## chip_to_symbol
module chip_to_symbol 
(
input logic         i_clk,
input logic         i_rst_n,
input logic         i_stream,
input logic         i_stream_valid,
output logic [3:0]  o_symbol,
output logic        o_symbol_valid       
);
Size in the first run: ~9 I/O pins, ~23000 sq um of cells after synthesis.
clock: 4.09 ns
lec_check: 0
abc_area: 1
cap_margin: 20
core_margin: 2
core_utilization: 72
place_density: 0.38
setup_slack_margin: 0.35
slew_margin: 20
tns_end_percent: 10
run.sh (not shown) runs the stock make flow with config.mk's settings and CLKGATE_MAP_FILE=.
The baseline ran to the end with violations: negative setup slack.
Edit:
--- a/flow/config.mk
+++ b/flow/config.mk
@@ -8 +7,0 @@
-export ABC_AREA = 1
@@ -12,2 +11,2 @@
-export PLACE_DENSITY = 0.38
-export SETUP_SLACK_MARGIN = 0.35
+export CTS_CLUSTER_SIZE = 17
+export SETUP_SLACK_MARGIN = 0.93
@@ -15 +13,0 @@
-export TNS_END_PERCENT = 10
==> flow/constraint.sdc (replaced) <==
create_clock -name core_clock -period 3.12 [get_ports {i_clk}]
set_input_delay 0.6240 -clock core_clock [delete_from_list [all_inputs] [get_ports {i_clk}]]
set_output_delay 0.6240 -clock core_clock [all_outputs]
set_load 0.01 [all_outputs]
Now the flow did not get past clock tree synthesis.
Area after synthesis rose by 5.3%.
Synthesized cell count fell by about 8%.
Die area rose by about 5%.
Edit:
--- a/flow/config.mk
+++ b/flow/config.mk
@@ -10,3 +10,2 @@
-export CORE_UTILIZATION = 72
-export CTS_CLUSTER_SIZE = 17
-export SETUP_SLACK_MARGIN = 0.93
+export CORE_UTILIZATION = 70
+export CTS_CLUSTER_SIZE = 31
==> flow/constraint.sdc (replaced) <==
create_clock -name core_clock -period 4.87 [get_ports {i_clk}]
set_input_delay 0.9740 -clock core_clock [delete_from_list [all_inputs] [get_ports {i_clk}]]
set_output_delay 0.9740 -clock core_clock [all_outputs]
set_load 0.01 [all_outputs]
Result:
- This time the run produced a layout that fails on negative setup slack
- synthesized area does not change
- synthesized cell count stays the same
- die area came out higher by 2.8%

== the previous run ==
Starting RTL as in the previous note.
export LEC_CHECK = 0
export ABC_AREA = 1
export CAP_MARGIN = 0
export CELL_PAD_IN_SITES_DETAIL_PLACEMENT = 0
export CELL_PAD_IN_SITES_GLOBAL_PLACEMENT = 0
export CORE_MARGIN = 2
export CORE_UTILIZATION = 72
export CTS_CLUSTER_DIAMETER = 378
export CTS_CLUSTER_SIZE = 49
export GPL_TIMING_DRIVEN = 1
export HOLD_SLACK_MARGIN = 0.3
export MAX_ROUTING_LAYER = met4
export PLACE_DENSITY = 0.6
export SLEW_MARGIN = 35
create_clock -name core_clock -period 2.35 [get_ports {i_clk}]
The previous run | ERROR | 4_1_cts
Setup changes, the previous run to the current run
==> flow/config.mk <==
export PLATFORM = sky130hd
export DESIGN_NAME = chip_to_symbol
export DESIGN_NICKNAME = chip_to_symbol
export VERILOG_FILES = /design/flow/design.v
export SDC_FILE = /design/flow/constraint.sdc
export NUM_CORES = 4
export LEC_CHECK = 0
export ABC_AREA = 0
export CAP_MARGIN = 20
export CELL_PAD_IN_SITES_DETAIL_PLACEMENT = 0
export CELL_PAD_IN_SITES_GLOBAL_PLACEMENT = 0
export CORE_MARGIN = 2
export CORE_UTILIZATION = 65
export GPL_TIMING_DRIVEN = 1
export PLACE_DENSITY = 0.63
export SLEW_MARGIN = 35
==> flow/constraint.sdc <==
create_clock -name core_clock -period 4.49 [get_ports {i_clk}]
set_input_delay 0.8980 -clock core_clock [delete_from_list [all_inputs] [get_ports {i_clk}]]
set_output_delay 0.8980 -clock core_clock [all_outputs]
set_load 0.01 [all_outputs]
Notes after the runs:
- Comparing the previous run and the current run, net count after synthesis is lower on the current run.
- Re total core area: the previous run was lower than the current run.
- The gate count of the mapped netlist in the previous run is 1.08 times that in the current run.
- The current run: complete, dirty (setup timing)
- Per the comparison of the current run with the previous run, starting utilization of the core area now smaller, mapped cell area now larger.
- Comparing the previous run and the current run, the lower post-synthesis chip area from yosys is on the previous run.
- Cell count in the Yosys report: the previous run and the current run compared, lower one is the current run

Setup of v49:
Starting RTL as in the previous note.
clock: 5.0 ns
lec_check: 0
cap_margin: 20
core_margin: 2
core_utilization: 72
cts_cluster_diameter: 28
cts_cluster_size: 76
max_routing_layer: met4
place_density_lb_addon: 0.01
setup_slack_margin: 1.42
slew_margin: 20
v49 did not finish; a tool error ended it in global routing.
## Diff of input files: v41 against v49
- SETUP_SLACK_MARGIN changed from 1.42 to 0.64
- MAX_ROUTING_LAYER removed (was met4)
- the clock period (ns, I/O delays scaled along) changed from 5.0 to 5.15
==> results <==
Per the final summary, v41 finished and its layout is clean on timing, DRC and antenna. Final weighted congestion in routability-driven placement went down by a few percent going from v49 to v41. In terms of number of cells in the design after placement, v41 and v49 differ only marginally. Summary of v41 over v49: area fraction in mux cells saw little to no change, number of gates resized after CTS saw a decrease, I/O pin total saw little to no change, synthesized cell count saw little to no change. Per the comparison of v41 with v49, sink count of the clock tree neither gained nor lost much; area share of fa/ha/maj cells after synthesis did not really move. Total placed instance area for v41: 0.61% down relative to v49. v41 ended up with a lower number of buffers inserted to repair setup after CTS than v49 did.
### v41 -> v33
- PLACE_DENSITY_LB_ADDON no longer set, was 0.01
- CTS_CLUSTER_DIAMETER no longer set, was 28
- CORE_UTILIZATION now 40, was 72
- CTS_CLUSTER_SIZE no longer set, was 76
- SETUP_SLACK_MARGIN no longer set, was 0.64
- the clock period (ns, I/O delays scaled along) now 10.0, was 5.15
### Flow results
- Re number of diodes: no difference whatsoever between v33 and v41.
- v41 → v33: worst setup slack after layout shows an increase of 2.59 ns, die area picked up an extra about 80%.
- Compared with v41, v33 shows met1 layer wirelength in the final routing that has gone up by more than 10%.
- Status: net count after synthesis parity (v33, v41)
- Lower per-cell routed wire length was reported by v33, not v41.
- Measured against each other, v41 and v33 differ in area added between synthesis and finish, the higher figure coming from v41.
- Per the comparison of v33 with v41, wire length of the first global-routing pass went down by 6100 um; met3 layer wire length in the routed design decreased 48%.
Inputs modified between v33 and v35:
- ABC_AREA newly set to 1
- HOLD_SLACK_MARGIN newly set to 0.12
- CTS_CLUSTER_SIZE newly set to 49
- GPL_TIMING_DRIVEN newly set to 0
- SLEW_MARGIN changed from 20 to 15
--- outcome ---
Final routed wirelength across all metal layers in v35 vs v33: down 11%. On global-route wire length before repair, v35 does better than v33. Die size: v35 is under v33. Diff v33 -> v35: relative max-transition margin -6.6 points, final area -about 5.6%, number of synthesized flops with an enable pin ~0 delta. Summary: with v33 as the reference, width of the chip in v35 moved down by a few percent. v33 tops out at a lower clock frequency than v35. Non-clock buffer count was higher in the run labelled v33. Mux share of post-synthesis cell area in v35 is 1.5 points below v33.
